run A:
Design connect_four, start of the top module:
module connect_four(
    input clock,
    input reset,                        
    input rbtn, lbtn, mbtn, bbtn,
    output logic [7:0] row, greenColumn, blueColumn  
    );
Size in the first run: about 12000 µm² of cells after synthesis.
make LEC_CHECK=0 CAP_MARGIN=20 CORE_MARGIN=2 CORE_UTILIZATION=40 PLACE_DENSITY=0.6 SETUP_SLACK_MARGIN=0.76 SLEW_MARGIN=20 finish   # period 4.94 ns
run.sh (not shown) runs the stock make flow with config.mk's settings and CLKGATE_MAP_FILE=.
Run A completed; timing, DRC and antenna clean
Setup changes, run A to run B
Settings: changing CORE_UTILIZATION from 40 to 62; setting ABC_AREA to 1 for the first time; removing SETUP_SLACK_MARGIN (formerly 0.76); changing the clock period (ns, I/O delays scaled along) from 4.94 to 10.3.
Findings:
- Run B vs. run A: post-layout instance area increased about 7%; first-pass GRT wire length increased 6700 µm; synthesized chip area reported by yosys increased 1200 µm²; total iterations of the first detailed-routing run increased 1; smallest hold slack decreased 0.019 ns.
- Compared with run A, run B shows largest fanout of any net on the critical path that has gone up by more than 100%.
- greenColumn[1] as the end point of the critical path was reported by run B, and blueColumn[5] by run A.
- Area fraction in mux cells: run B lower than run A
- Any difference in proportion of synthesized flip-flops having asynchronous set or reset between run A and run B is small enough to ignore.
Relative to run B, the following input files were edited for run C:
Settings: ABC_AREA: 1 -> unset; CORE_UTILIZATION: 62 -> 52; the clock period (ns, I/O delays scaled along): 10.3 -> 6.63.
[summary]
Per the comparison of run C with run B, number of standard-cell rows in the floorplan grew by 3, layout buffer count excluding clock buffers grew by 4.9%, number of tap cells added at floorplan grew by about 16%, final standard cell count with taps included and fillers excluded shrank by 542, cell area after layout shrank by 1100 µm².
Areal power density over the cells, run B and run C, lower one = run B.
Comparing sequential share of layout area for run B and run C, the bigger number came from run C.
Lower number of filler cells placed in the layout among run B and run C: run B
Setup changes, run C to run D
Settings: swapping 52 for 65 in CORE_UTILIZATION; putting ABC_AREA at 1 where nothing was set; swapping 6.63 for 3.25 in the clock period (ns, I/O delays scaled along).
### Flow results
Run C has completed all stages; timing, DRC and antenna checks passed.
Run D was carried through to the last stage, and its layout satisfied the timing, DRC and antenna checks.
Non-clock buffer share of cell area, run C and run D: higher on run D
What run C reported for wire length has to be multiplied by 1.19 to get the figure for run D.
Diff run C -> run D | internal power of the cells | up by more than 100%
Number of instances in the placed design for run D: 562 up relative to run C
Run D -> run C: maximum level of the CTS H-tree delta 0, exact match
Comparing run C and run D, the higher synthesized cell area was measured on run D.
Sort run C and run D by fraction of standard cell area in multi-input logic, descending, and run C comes first.
Run C consumes less power than run D.
When run D is measured against run C, its post-synthesis adder-cell area fraction turns out 0.19 points lower.
In the metrics for run C and run D, the one carrying the higher clock buffer and inverter area fraction after layout is run C.
Here is what was changed in the inputs of run E compared with run D.
Settings: setting SETUP_SLACK_MARGIN to 1.81 for the first time; removing PLACE_DENSITY (formerly 0.6); removing ABC_AREA (formerly 1); changing the clock period (ns, I/O delays scaled along) from 3.25 to 7.29.
==> comparison <==
- Against run D, summed instance area of the synthesized netlist in run E came out better.
- Run E vs run D on slew at the pin closest to its max-slew limit: run E is the higher one.
- Compared with run D, final instance area in run E decreased by more than 10%.
- Summary of the comparison: relative area of clock buffers and inverters in the final design is lower in run E, relative to run D.
- Worst setup path startpoint = mover.position[0]$_SDFFE_PP1P_: run E; worst setup path startpoint = driver.count[0]$_SDFFE_PP0P_: run D
- In the metrics for run D and run E, the one carrying the higher worst slew margin relative to its limit is run D.
- Going from run D to run E, wire length of the first global-routing pass shrank by more than 10%.


## JK
Starting RTL as in the previous note.
Settings: LEC_CHECK=0, CAP_MARGIN=20, CELL_PAD_IN_SITES_DETAIL_PLACEMENT=0, CELL_PAD_IN_SITES_GLOBAL_PLACEMENT=0, CORE_ASPECT_RATIO=0.55, CORE_MARGIN=3, CORE_UTILIZATION=72, CTS_CLUSTER_DIAMETER=90, GPL_TIMING_DRIVEN=1, PLACE_DENSITY_LB_ADDON=0.08, SLEW_MARGIN=20, TNS_END_PERCENT=40; clock period 2.85 ns.
JK had finished all stages when the layout checks came back failing, citing setup timing.
> inputs changed (JK -> MS)
Settings: clearing CTS_CLUSTER_DIAMETER, which used to be 90; swapping 3 for 2 in CORE_MARGIN; swapping 2.85 for 3.03 in the clock period (ns, I/O delays scaled along).
### Flow results
In MS the implementation completed, yet the final layout does not meet the checks, the culprit being setup timing. Between MS and JK, it is MS whose register share of total power is higher, by 1.0 points. Comparing worst vdd rail ir drop for JK and MS, the bigger number came from JK. NOTE: initial antenna violation count in MS falls short of that of JK. Compared with JK, MS improves setup slack. met4 as the highest routing layer actually used was reported by MS, and met5 by JK. When the final numbers for JK and MS were put side by side, the switching power share of the total turned out to be smaller in MS. Post-placement cell count: JK and MS compared, higher one is JK.
What AL does differently from MS at the input level:
Settings: setting SETUP_SLACK_MARGIN to 1.27 for the first time; changing CAP_MARGIN from 20 to 0; changing CORE_UTILIZATION from 72 to 70; setting CTS_CLUSTER_DIAMETER to 42 for the first time; setting CTS_CLUSTER_SIZE to 35 for the first time; changing the clock period (ns, I/O delays scaled along) from 3.03 to 4.98.
Results
- AL completed end to end with timing, DRC and antenna clean.
- AL vs MS — worst setup timing slack at the placement stage rose 900 ps.
- On combinational gate area, the higher figure sits with MS, not AL.
- AL vs MS: final hold slack up in AL
- AL vs. MS: area of all placed cells without fillers went down by 930 µm², final worst slack went up by 1370 ps, cts-stage hold buffer count was more or less identical, sum of negative setup slack went up by 36 ps, die size went up by 2.8%.
- Of MS and AL, the run reporting the higher number of standard cells in the layout, taps in and fillers out was MS.
- Highest clock rate (MS / AL): 1.19
Inputs modified between AL and TR:
Settings: swapping 0 for 20 in CAP_MARGIN; swapping 0.55 for 1.16 in CORE_ASPECT_RATIO; swapping 35 for 13 in CTS_CLUSTER_SIZE; clearing SETUP_SLACK_MARGIN, which used to be 1.27; swapping 70 for 72 in CORE_UTILIZATION; clearing CTS_CLUSTER_DIAMETER, which used to be 42; swapping 4.98 for 2.95 in the clock period (ns, I/O delays scaled along).
Results
Compared with AL, largest net degree at the start of global routing in TR decreased by more than 10%. Footprint of the flip-flops and latches delta (AL -> TR): insignificant. TR vs AL: growth of design area from synthesis to finish up. Cmp TR vs AL: final design area excluding fillers higher in TR. Final setup violation count, AL and TR, lower one = AL. The highest attainable clock frequency reported for TR is greater than that of AL by 23%. Although TR finished all stages, its layout failed final checks on setup timing.
For PW, these inputs were changed with respect to TR:
Settings: CTS_CLUSTER_SIZE no longer set, was 13; TNS_END_PERCENT no longer set, was 40; PLACE_DENSITY_LB_ADDON no longer set, was 0.08; GPL_TIMING_DRIVEN no longer set, was 1; ABC_AREA now 1, previously not set; CELL_PAD_IN_SITES_DETAIL_PLACEMENT no longer set, was 0; CORE_ASPECT_RATIO no longer set, was 1.16; SETUP_SLACK_MARGIN now 0.1, previously not set; CELL_PAD_IN_SITES_GLOBAL_PLACEMENT no longer set, was 0; the clock period (ns, I/O delays scaled along) now 2.96, was 2.95.
==> results <==
- PW reached the final stage; the timing, DRC and antenna checks on its layout passed.
- Measured against each other, TR and PW differ in cell area, the lower figure coming from TR.
- Total power, TR and PW: lower on TR
- Between TR and PW, non-clock buffer count is higher for TR, PW comes in under that.
- PW: utilization after layout is 3.6 points lower than what TR reported.
- Placeable core area | PW above TR
- Sort TR and PW by die area desc -> top: PW
- Total routed wire length on the met1 layer of PW exceeds that of TR by more than 10%.
- Going from TR to PW, Yosys chip area grows by 9.6%.


The RTL this note starts from:
==> flow/design.v <==
`timescale 1ns / 1ps
module debounce_one_shot(
    input CLK,
    input EN,
    input RST,
    input BTN,
    output logic DB_BTN
    );
    localparam logic [7:0] c_LOW_GOING_HIGH_CLOCKS = 8'h19;  
    localparam logic [7:0] c_HIGH_GOING_LOW_CLOCKS = 8'h33;  
    localparam logic [7:0] c_ONE_SHOT_CLOCKS       = 8'h01;  
    typedef enum { ST_init, ST_BTN_low, ST_BTN_low_to_high, ST_BTN_high, ST_BTN_high_to_low, ST_one_shot} STATES;
    STATES NS, PS;
    logic [7:0] s_db_count;
    logic s_count_rst, s_count_inc;
    always_ff @(posedge CLK) begin
        if (RST == 1'b1)
            s_db_count <= 8'h00;
        else if (EN == 1'b1) begin
            if (s_count_rst == 1'b1)
                s_db_count <= 8'h00;
            else if (s_count_inc == 1'b1)
                s_db_count <= s_db_count + 1;
        end
    end
    always_ff @(posedge CLK) begin
       if (RST == 1'b1)
           PS <= ST_init;
       else if (EN == 1'b1)
           PS <= NS; 
    end
    always_comb begin
        NS = ST_init;
        DB_BTN = 1'b0;
        s_count_rst = 1'b0;
        s_count_inc = 1'b0;
        case (PS)
            ST_init: begin           
                NS = ST_BTN_low;
                DB_BTN = 1'b0;
                s_count_rst = 1'b1;
            end
            ST_BTN_low: begin    
                if (BTN == 1'b1) begin        
                    NS = ST_BTN_low_to_high;  
                    s_count_inc = 1'b1;        
                end
                else begin
                    NS = ST_BTN_low;         
                    s_count_rst = 1'b1;
                end
            end
            ST_BTN_low_to_high: begin    
                if (BTN == 1'b1) begin   
                    if (s_db_count == c_LOW_GOING_HIGH_CLOCKS) begin 
                        NS = ST_BTN_high;
                        s_count_rst = 1'b1;
                    end
                    else begin           
                        NS = ST_BTN_low_to_high;
                        s_count_inc = 1'b1;
                    end
                end
                else begin               
                    NS = ST_BTN_low;
                    s_count_rst = 1'b1;
                end
            end
            ST_BTN_high: begin           
                if (BTN == 1'b1) begin 
                    NS = ST_BTN_high;
                    s_count_rst = 1'b1;
                end
                else begin               
                    NS = ST_BTN_high_to_low;
                    s_count_inc = 1'b1;
                end
            end
            ST_BTN_high_to_low: begin
                if (BTN == 1'b0) begin   
                    if (s_db_count == c_HIGH_GOING_LOW_CLOCKS) begin 
                        NS = ST_one_shot;
                        s_count_rst = 1'b1;
                    end
                    else begin           
                        NS = ST_BTN_high_to_low;
                        s_count_inc = 1'b1;
                    end
                end
                else begin               
                    NS = ST_BTN_high;
                    s_count_rst = 1'b1;
                end 
            end
            ST_one_shot: begin   
                if (s_db_count == c_ONE_SHOT_CLOCKS) begin  
                    NS = ST_init;
                    s_count_rst = 1'b1;
                    DB_BTN = 1'b0;
                end
                else begin               
                    NS = ST_one_shot;
                    s_count_inc = 1'b1;
                    DB_BTN = 1'b1;
                end
            end
            default: begin               
                NS = ST_init;
                s_count_rst = 1'b1;
                s_count_inc = 1'b0;
                DB_BTN = 1'b0;
            end
        endcase
    end
endmodule
`timescale 1ns / 1ps
module position_mover(   
    input RBTN,  
    input LBTN,  
    input clock,
    input en,
    input reset,
    input rst,
    output [2:0] columnPosition
    );
    logic [2:0] position;
    always_ff @(posedge clock) begin
        if (reset)
            position <= 3'b011;
        else if (!en)
            position <= position;
        else if (rst)
            position <= 3'b011;
        else begin
            if(RBTN && !LBTN && position < 6)        
                position <= position + 1;
            else if (LBTN && !RBTN && position > 0)  
                position <= position - 1;
        end
    end   
    assign columnPosition = position;  
endmodule
`timescale 1ns / 1ps
module game_state(
    input clock,
    input en,                                
    input reset,                             
    input rst,                               
    input select,                            
    input [2:0] columnPosition,
    output logic [7:0][7:0] green_grid,        
    output logic [7:0][7:0] blue_grid        
    );
    reg turn;     
    always_ff @ (posedge clock) begin 
        if (reset)
            turn <= 0;
        else if (!en)
            turn <= turn;
        else if (rst)                                 
            turn <= 0;
        else begin
            if (select)                          
                turn <= ~turn;
        end
    end
    reg [7:0] topRow;
    always_comb begin
        case (columnPosition)
            3'b000: topRow = 8'b01111111;                
            3'b001: topRow = 8'b10111111;                
            3'b010: topRow = 8'b11011111;
            3'b011: topRow = 8'b11101111;
            3'b100: topRow = 8'b11110111;
            3'b101: topRow = 8'b11111011;
            3'b110: topRow = 8'b11111101;
            default: topRow = 8'b11111111;
        endcase;
    end
    reg [6:0][2:0] columnCount;                  
    always_ff @ (posedge clock) begin
        if (reset) begin
            for(int i = 0; i < 7; i ++) begin 
                columnCount[i] <= 3'b000; 
            end
        end
        else if (!en) begin
        end
        else if (rst) begin                                 
            for(int i = 0; i < 7; i ++) begin 
                columnCount[i] <= 3'b000; 
            end
        end    
        else begin
            if(select && columnCount[columnPosition] < 5)   
                columnCount[columnPosition] <= columnCount[columnPosition] + 1;
        end
    end
    always_ff @ (posedge clock) begin
      if (reset) begin
        for(int i = 0; i < 8; i++) begin
            green_grid[i] <= 8'b11111111;
            blue_grid[i] <= 8'b11111111;
        end
      end
      else if (en) begin
        case (turn)
            (1'b0): begin 
                    green_grid[0] <= topRow;
                    blue_grid[0] <= 8'b11111111;
             end
            (1'b1): begin
                blue_grid[0] <= topRow;
                green_grid[0] <= 8'b11111111;
             end
        endcase
        if (rst) begin                           
            for(int i = 1; i < 8; i++) begin
                green_grid[i] <= 8'b11111111;
                blue_grid[i] <= 8'b11111111;
            end
        end 
        else begin
            if (select) begin                    
                case (turn)
                    (1'b0):  green_grid[7 - columnCount[columnPosition]][7 - columnPosition] <= 1'b0; 
                    (1'b1): blue_grid[7 - columnCount[columnPosition]][7 - columnPosition] <= 1'b0;
                endcase
            end
        end
      end
    end
endmodule
`timescale 1ns / 1ps
module matrix_driver(
    input clock,  
    input en,
    input reset,
    input [7:0][7:0] green_grid, blue_grid,        
    output logic [7:0] green_driver, blue_driver, row_driver    
    );
    logic [2:0] count;                           
    always_ff @ (posedge clock) begin
        if (reset)
            count <= 3'b000;
        else if (en)
            count <= count + 3'b001;
    end
    always @ (*)  begin                           
        case (count)                             
            3'b000: row_driver = 8'b00000001;        
            3'b001: row_driver = 8'b00000010;       
            3'b010: row_driver = 8'b00000100;
            3'b011: row_driver = 8'b00001000;
            3'b100: row_driver = 8'b00010000;
            3'b101: row_driver = 8'b00100000;
            3'b110: row_driver = 8'b01000000;
            3'b111: row_driver = 8'b10000000;
            default: row_driver = 8'b00000000;
        endcase
    end
    assign green_driver = green_grid[count];         
    assign blue_driver = blue_grid[count];
endmodule
`timescale 1ns / 1ps
module connect_four(
    input clock,
    input reset,                        
    input rbtn, lbtn, mbtn, bbtn,
    output logic [7:0] row, greenColumn, blueColumn  
    );
    logic inter_clock, db_mbtn, db_bbtn, db_lbtn, db_rbtn;
    logic [7:0][7:0] blue_gridTest, green_gridTest;
    logic [2:0] position;
    logic [7:0] topRow;
    clk_div MYCLOCK (
        .clk(clock),
        .reset(reset),
        .sclk(inter_clock)
    );   
    debounce_one_shot debouncer1 (
        .CLK(clock),
        .EN(inter_clock),
        .RST(reset),
        .BTN(mbtn),
        .DB_BTN(db_mbtn)
    );
    debounce_one_shot debouncer2 (
        .CLK(clock),
        .EN(inter_clock),
        .RST(reset),
        .BTN(bbtn),
        .DB_BTN(db_bbtn)
    );
    debounce_one_shot debouncer3 (   
        .CLK(clock),
        .EN(inter_clock),
        .RST(reset),
        .BTN(rbtn),
        .DB_BTN(db_rbtn)
    );
    debounce_one_shot debouncer4 (   
        .CLK(clock),
        .EN(inter_clock),
        .RST(reset),
        .BTN(lbtn),
        .DB_BTN(db_lbtn)
    );
    position_mover mover(
        .RBTN(db_rbtn),
        .LBTN(db_lbtn),
        .rst(db_bbtn),
        .clock(clock),
        .en(inter_clock),
        .reset(reset),
        .columnPosition(position)
    );
    game_state game(
        .clock(clock),
        .en(inter_clock),
        .reset(reset),
        .rst(db_bbtn),
        .select(db_mbtn),
        .columnPosition(position),
        .green_grid(green_gridTest),
        .blue_grid(blue_gridTest)
    );
    matrix_driver driver (
        .clock(clock),
        .en(inter_clock),
        .reset(reset),
        .blue_grid(blue_gridTest),
        .green_grid(green_gridTest),
        .green_driver(greenColumn),
        .blue_driver(blueColumn),
        .row_driver(row)
    );
endmodule
module clk_div (
    input clk,
    input reset,
    output sclk
    );
  localparam integer MAX_COUNT = 60; 
  integer div_cnt;
  reg tmp_clk; 
   always @ (posedge clk)              
   begin
         if (reset)
         begin
            tmp_clk <= 0;
            div_cnt <= 0;
         end else if (div_cnt == MAX_COUNT) 
         begin
            tmp_clk <= ~tmp_clk; 
            div_cnt <= 0;
         end else
            div_cnt <= div_cnt + 1;  
   end 
   assign sclk = (div_cnt == MAX_COUNT) && !tmp_clk; 
endmodule
Settings: LEC_CHECK=0, ABC_AREA=1, CAP_MARGIN=35, CELL_PAD_IN_SITES_GLOBAL_PLACEMENT=1, CORE_MARGIN=6, CORE_UTILIZATION=33, CTS_CLUSTER_DIAMETER=65, CTS_CLUSTER_SIZE=29, GPL_TIMING_DRIVEN=1, PLACE_DENSITY_LB_ADDON=0.02, SLEW_MARGIN=20; clock period 3.85 ns.
The first run produced a clean layout.
==> next run, changes <==
ABC_AREA = unset   (was 1)
CAP_MARGIN = 20   (was 35)
CELL_PAD_IN_SITES_GLOBAL_PLACEMENT = unset   (was 1)
CORE_MARGIN = 2   (was 6)
CORE_UTILIZATION = 40   (was 33)
CTS_CLUSTER_DIAMETER = unset   (was 65)
CTS_CLUSTER_SIZE = unset   (was 29)
GPL_TIMING_DRIVEN = unset   (was 1)
PLACE_DENSITY = 0.6   (was unset)
PLACE_DENSITY_LB_ADDON = unset   (was 0.02)
clock period = 4.94 ns   (was 3.85 ns; I/O delays follow)
Sequential power decreases by about a fifth.
Hold slack gets better by 17 ps.
Combinational power decreases by well over a third.
Final cell count decreases by a quarter to a third.
Count of clock-buffer cells in the layout increases by 6.
==> next run, changes <==
ABC_AREA = 1   (was unset)
CORE_UTILIZATION = 71   (was 40)
PLACE_DENSITY = 0.39   (was 0.6)
clock period = 2.76 ns   (was 4.94 ns; I/O delays follow)
Result: The new run completed without violations; register-to-register slack is worse by 690 ps; total power increases by about 70%; sequential power rises by 79%.
==> next run, changes <==
CORE_UTILIZATION = 72   (was 71)
PLACE_DENSITY = 0.6   (was 0.39)
SETUP_SLACK_MARGIN = 0.16   (was unset)
clock period = 3.03 ns   (was 2.76 ns; I/O delays follow)
The new run finished clean.
Via count increases by a few percent.
Sequential power fell by a little under a tenth.
Cell count barely changes.
Final area drops slightly.
==> next run, changes <==
ABC_AREA = unset   (was 1)
CORE_UTILIZATION = 57   (was 72)
SETUP_SLACK_MARGIN = unset   (was 0.16)
clock period = 5.97 ns   (was 3.03 ns; I/O delays follow)
The changed run finished with timing, DRC and antenna clean; area after synthesis drops by 8.7%; clock skew drops by 4.7 ps; setup slack improved by 1500 ps; sequential cell count stays the same.
==> next run, changes <==
CORE_UTILIZATION = 70   (was 57)
CTS_CLUSTER_SIZE = 42   (was unset)
clock period = 8.0 ns   (was 5.97 ns; I/O delays follow)
Result: Critical path depth is unchanged. Non-clock buffer count goes down by 6. Routed wire length is about the same. Via count came out higher by 2.1%. Cell count is lower by 3.9%. Flip-flop count is unchanged.
No activity file was given, so power comes from the tool's default toggle rates.
